==> job 4963 <==
==> flow/design.v <==
module alu_design #(parameter W = 8)(
    input clk, rst, mode, ce, cin,
    input [1:0] inp_valid,
    input [7:0] opa, opb,
    input [3:0] cmd,
    output reg err, ov, cout, g, l, e,
    output reg [15:0] res
);
parameter INV_INP = 2'b00, OPA_VALID = 2'b01, OPB_VALID = 2'b10, OPA_AND_OPB_VALID = 2'b11;
reg [7:0] opa_p, opb_p;
reg [3:0] cmd_p;
reg [1:0] valid_p;
reg mode_p, cin_p;
reg [15:0] res_p;
reg cout_p, ov_p, g_p, l_p, e_p, err_p;
always @(posedge clk or posedge rst) begin
    if (rst) begin
        opa_p <= 0;
        opb_p <= 0;
        cmd_p <= 0;
        valid_p <= 0;
        cin_p <= 0;
        mode_p <= 0;
    end else if (ce) begin
        opa_p <= opa;
        opb_p <= opb;
        cmd_p <= cmd;
        valid_p <= inp_valid;
        cin_p <= cin;
        mode_p <= mode;
    end
end
always @(*) begin
    res_p = 0;
    err_p = 0;
    cout_p = 0;
    ov_p = 0;
    g_p = 0;
    l_p = 0;
    e_p = 0;
    if (ce) begin
        if (mode_p == 1) begin
            case (valid_p)
                INV_INP: begin
                    res_p = 0;
                    err_p = 1;
                end
                OPA_VALID: begin
                    case (cmd_p)
                        4'b0100: begin
                            res_p = opa_p + 1;
                            cout_p = res_p[8];
                        end
                        4'b0101: begin
                            res_p = opa_p - 1;
                            ov_p = res_p[8];
                        end
                        default: err_p = 1;
                    endcase
                end
                OPB_VALID: begin
                    case (cmd_p)
                        4'b0110: begin
                            res_p = opb_p + 1;
                            cout_p = res_p[8];
                        end
                        4'b0111: begin
                            res_p = opb_p - 1;
                            ov_p = res_p[8];
                        end
                        default: err_p = 1;
                    endcase
                end
                OPA_AND_OPB_VALID: begin
                    case (cmd_p)
                        4'b0000: begin
                            res_p = opa_p + opb_p;
                            cout_p = res_p[8];
                        end
                        4'b0001: begin
                            res_p = opa_p - opb_p;
                            ov_p = res_p[8];
                        end
                        4'b0010: begin
                            res_p = opa_p + opb_p + cin_p;
                            cout_p = res_p[8];
                        end
                        4'b0011: begin
                            res_p = opa_p - opb_p - cin_p;
                            ov_p = res_p[8];
                        end
                        4'b1000: begin
                            g_p = (opa_p > opb_p);
                            l_p = (opa_p < opb_p);
                            e_p = (opa_p == opb_p);
                        end
                        4'b1001: begin
                            res_p = (opa_p + 1) * (opb_p + 1);
                        end
                        4'b1010: begin
                            res_p = (opa_p << 1) * opb_p;
                        end
                        4'b1011: begin
                            res_p = $signed(opa_p) + $signed(opb_p);
                            ov_p = (($signed(opa_p) > 0) && ($signed(opb_p) > 0) && ($signed(res_p[7:0]) < 0)) ||
                                   (($signed(opa_p) < 0) && ($signed(opb_p) < 0) && ($signed(res_p[7:0]) > 0));
                        end
                        4'b1100: begin
                            res_p = $signed(opa_p) - $signed(opb_p);
                            ov_p = (($signed(opa_p) > 0) && ($signed(opb_p) < 0) && ($signed(res_p[7:0]) < 0)) ||
                                   (($signed(opa_p) < 0) && ($signed(opb_p) > 0) && ($signed(res_p[7:0]) > 0));
                        end
                        default: err_p = 1;
                    endcase
                end
                default: err_p = 1;
            endcase
        end else begin
            case (valid_p)
                INV_INP: begin
                    res_p = 0;
                    err_p = 1;
                end
                OPA_VALID: begin
                    case (cmd_p)
                        4'b0110: res_p = ~opa_p;
                        4'b1000: res_p = opa_p >> 1;
                        4'b1001: res_p = opa_p << 1;
                        default: err_p = 1;
                    endcase
                end
                OPB_VALID: begin
                    case (cmd_p)
                        4'b0111: res_p = ~opb_p;
                        4'b1010: res_p = opb_p >> 1;
                        4'b1011: res_p = opb_p << 1;
                        default: err_p = 1;
                    endcase
                end
                OPA_AND_OPB_VALID: begin
                    case (cmd_p)
                        4'b0000: res_p = opa_p & opb_p;
                        4'b0010: res_p = opa_p | opb_p;
                        4'b0001: res_p = ~(opa_p & opb_p);
                        4'b0011: res_p = ~(opa_p | opb_p);
                        4'b0100: res_p = opa_p ^ opb_p;
                        4'b0101: res_p = ~(opa_p ^ opb_p);
                        4'b1100: begin
                            if (|opb_p[7:4]) err_p = 1;
                            else res_p = (opa_p << opb_p[2:0]) | (opa_p >> (8 - opb_p[2:0]));
                        end
                        4'b1101: begin
                            if (|opb_p[7:4]) err_p = 1;
                            else res_p = (opa_p >> opb_p[2:0]) | (opa_p << (8 - opb_p[2:0]));
                        end
                        default: err_p = 1;
                    endcase
                end
                default: err_p = 1;
            endcase
        end
    end
end
always @(posedge clk or posedge rst) begin
    if (rst) begin
        res <= 0;
        cout <= 0;
        ov <= 0;
        g <= 0;
        l <= 0;
        e <= 0;
        err <= 0;
    end else if (ce) begin
        res <= res_p;
        cout <= cout_p;
        ov <= ov_p;
        g <= g_p;
        l <= l_p;
        e <= e_p;
        err <= err_p;
    end
end
endmodule
==> flow/run.sh <==
#!/bin/bash
# the make line also repeats each setting of config.mk as NAME=value (left out here)
make -C /OpenROAD-flow-scripts/flow DESIGN_CONFIG=/design/flow/config.mk WORK_HOME=/design/flow/orfs CLKGATE_MAP_FILE= finish
==> flow/config.mk <==
export PLATFORM = sky130hd
export DESIGN_NAME = alu_design
export DESIGN_NICKNAME = alu_design
export VERILOG_FILES = /design/flow/design.v
export SDC_FILE = /design/flow/constraint.sdc
export NUM_CORES = 4
export LEC_CHECK = 0
export CAP_MARGIN = 10
export CELL_PAD_IN_SITES_DETAIL_PLACEMENT = 0
export CORE_ASPECT_RATIO = 0.53
export CORE_MARGIN = 2
export CORE_UTILIZATION = 56
export CTS_CLUSTER_DIAMETER = 29
export CTS_CLUSTER_SIZE = 80
export GPL_TIMING_DRIVEN = 1
export HOLD_SLACK_MARGIN = 0.05
export MAX_ROUTING_LAYER = met4
export MIN_ROUTING_LAYER = met2
export PLACE_DENSITY = 0.46
export SETUP_SLACK_MARGIN = 1.56
export SLEW_MARGIN = 15
export TNS_END_PERCENT = 60
==> flow/constraint.sdc <==
create_clock -name core_clock -period 5.45 [get_ports {clk}]
set_input_delay 1.0900 -clock core_clock [delete_from_list [all_inputs] [get_ports {clk}]]
set_output_delay 1.0900 -clock core_clock [all_outputs]
set_load 0.01 [all_outputs]
==> job 4824: changes against job 4963 <==
==> flow/config.mk (replaced) <==
export PLATFORM = sky130hd
export DESIGN_NAME = alu_design
export DESIGN_NICKNAME = alu_design
export VERILOG_FILES = /design/flow/design.v
export SDC_FILE = /design/flow/constraint.sdc
export NUM_CORES = 4
export LEC_CHECK = 0
export ABC_AREA = 1
export CAP_MARGIN = 20
export CORE_MARGIN = 2
export CORE_UTILIZATION = 69
export SLEW_MARGIN = 20
==> flow/constraint.sdc (replaced) <==
create_clock -name core_clock -period 7.15 [get_ports {clk}]
set_input_delay 1.4300 -clock core_clock [delete_from_list [all_inputs] [get_ports {clk}]]
set_output_delay 1.4300 -clock core_clock [all_outputs]
set_load 0.01 [all_outputs]
==> summary of the runs <==
Job 4824 completed with no timing, DRC or antenna violations. Job 4963 stopped in 5_1_grt on GRT-0116. Of job 4824 and job 4963, job 4963 has the higher area after synthesis (gap about 0.6%, measured against job 4963). Of job 4963 and job 4824, job 4824 has the higher synthesized cell count (gap about 17%, measured against job 4824). Die area: job 4963 is larger than job 4824 (24%).
==> figures <==
metric                                                                 job 4963                  job 4824
Routability cong.                                                          1.32                      1.15
Mean area per synthesized cell                                         7.58 µm²                  6.26 µm²
Die area                                                             0.0210 mm²                0.0170 mm²
Post-synth cell types                                                        86                        47
Mux frac, synth                                                           4.31%                        0%
Post-placement cell count                                                  1798                      1990
Synth top cell by count                                 sky130_fd_sc_hd__nor2_1  sky130_fd_sc_hd__nand2_1
Area post-placement                                                  0.0126 mm²                0.0117 mm²
Post-CTS repair timing setup buffer count                                    15                         0
Status                                                   stopped before the end            finished clean
Failing step                                                            5_1_grt                         -
Die Y-Extent                                                             106 µm                    130 µm
Area share of xor/xnor cells in the synthesized design                    6.21%                     1.74%
Area of the synthesized netlist per yosys stat                       0.0111 mm²                0.0110 mm²
